==> run Y: inputs <==
## RandomNumberGenerator
module RandomNumberGenerator(clk, rst, load, key_x, seed_r, seed_g, seed_b, Rout, Gout, Bout, Key_ready);
    input wire clk;
    input wire rst;
    input wire load;                  
    input wire [15:0] key_x;          
    input wire [15:0] seed_r;         
    input wire [15:0] seed_g;
    input wire [15:0] seed_b;
    output reg [7:0] Rout;
    output reg [7:0] Gout;
    output reg [7:0] Bout;
    output reg Key_ready;
    wire Rout_bit;
    wire Gout_bit;
    wire Bout_bit;
    reg[15:0] Rlfsr;
    reg[15:0] Glfsr;
    reg[15:0] Blfsr;
    reg [2:0] bit_count;
    wire Rfeedback_lfsr;
    wire Gfeedback_lfsr;
    wire Bfeedback_lfsr;
    wire Rout_lfsr;
    wire Gout_lfsr;
    wire Bout_lfsr;
    reg signed [15:0] x; 
    reg signed [31:0] x_square; 
    reg signed [31:0] x_mult;  
    reg signed [15:0] x_next;
    wire out_chaotic;
    assign Rfeedback_lfsr = Rlfsr[15] ^ Rlfsr[13] ^ Rlfsr[12] ^ Rlfsr[10]; 
    assign Gfeedback_lfsr = Glfsr[15] ^ Glfsr[13] ^ Glfsr[12] ^ Glfsr[10]; 
    assign Bfeedback_lfsr = Blfsr[15] ^ Blfsr[13] ^ Blfsr[12] ^ Blfsr[10]; 
    assign Rout_lfsr = Rlfsr[15];
    assign Gout_lfsr = Glfsr[15];
    assign Bout_lfsr = Blfsr[15];
    assign out_chaotic = x_next[15];
    assign Rout_bit = Rout_lfsr ^ out_chaotic;
    assign Gout_bit = Gout_lfsr ^ out_chaotic;
    assign Bout_bit = Bout_lfsr ^ out_chaotic;
    always @(posedge clk or posedge rst) begin
        if (rst) begin
            Rlfsr <= 16'b0000000000000001;
            Glfsr <= 16'b0000000000000010;
            Blfsr <= 16'b0000000000000011;
            x <= 16'sh7EF0;                          
            Rout <= 8'b0;
            Gout <= 8'b0;
            Bout <= 8'b0;
            Key_ready <= 0;
            bit_count <=0;
            x_square <= 0;
            x_next <= 0;
            x_mult <= 0;
        end
        else if (load) begin
            Rlfsr <= seed_r;
            Glfsr <= seed_g;
            Blfsr <= seed_b;
            x <= key_x;
            Rout <= 8'b0;
            Gout <= 8'b0;
            Bout <= 8'b0;
            Key_ready <= 0;
            bit_count <=0;
            x_square <= 0;
            x_next <= 0;
            x_mult <= 0;
        end
        else begin
            Rlfsr <= {Rlfsr[14:0], Rfeedback_lfsr};
            Glfsr <= {Glfsr[14:0], Gfeedback_lfsr};
  ...
Settings: LEC_CHECK=0, ABC_AREA=0, CAP_MARGIN=20, CORE_MARGIN=2, CORE_UTILIZATION=70, CTS_CLUSTER_DIAMETER=201, CTS_CLUSTER_SIZE=36, HOLD_SLACK_MARGIN=-0.08, PLACE_DENSITY=0.95, SETUP_SLACK_MARGIN=1.62, SLEW_MARGIN=20; clock period 5.87 ns.
run.sh (not shown) runs the stock make flow with config.mk's settings and CLKGATE_MAP_FILE=.
==> inputs of run A, as changes to run Y <==
Settings changed: ABC_AREA 0 to default, CORE_UTILIZATION 70 to 66, CTS_CLUSTER_DIAMETER 201 to default, CTS_CLUSTER_SIZE 36 to default, HOLD_SLACK_MARGIN -0.08 to default, PLACE_DENSITY 0.95 to default, SETUP_SLACK_MARGIN 1.62 to default.
==> flow/constraint.sdc (replaced) <==
create_clock -name core_clock -period 6.91 [get_ports {clk}]
set_input_delay 1.3820 -clock core_clock [delete_from_list [all_inputs] [get_ports {clk}]]
set_output_delay 1.3820 -clock core_clock [all_outputs]
set_load 0.01 [all_outputs]
==> comparison table <==
metric                                                                       run Y           run A
Placeable core region                                                  0.0181 mm^2     0.0195 mm^2
Clk buf depth                                                                    2               2
Floorplan-stage core utilization                                             0.720           0.672
Die span in y                                                               141 um          145 um
Die extent in x                                                             141 um          145 um
Fraction of synthesized area in multiplexers                                0.0560          0.0560
DP HPWL                                                                   26500 um        21000 um
Post-cts sizing count                                                           74               0
Post-Synth Simple-Gate Area                                                 0.0961          0.0961
Cell area after synthesis                                              0.0131 mm^2     0.0131 mm^2
Placed Cells                                                                  1574            1550
Chip Area, Yosys                                                       0.0131 mm^2     0.0131 mm^2
Run status                                                          did not finish  finished clean
Failing step                                                               5_1_grt               -
Standard-cell rows                                                              49              51
Sequential-to-total area share from yosys stat                               0.269           0.269
Worst Setup Slack post-DPL                                                 -209 ps          617 ps
GPL Wtd Cong                                                                 0.934           0.919
Instance area at placement                                             0.0148 mm^2     0.0143 mm^2
Die footprint                                                          0.0198 mm^2     0.0210 mm^2
Post-CTS repair timing setup buffer count                                       38               0
Post-synthesis share of cell area spent on and-or and or-and gates          0.0283          0.0283
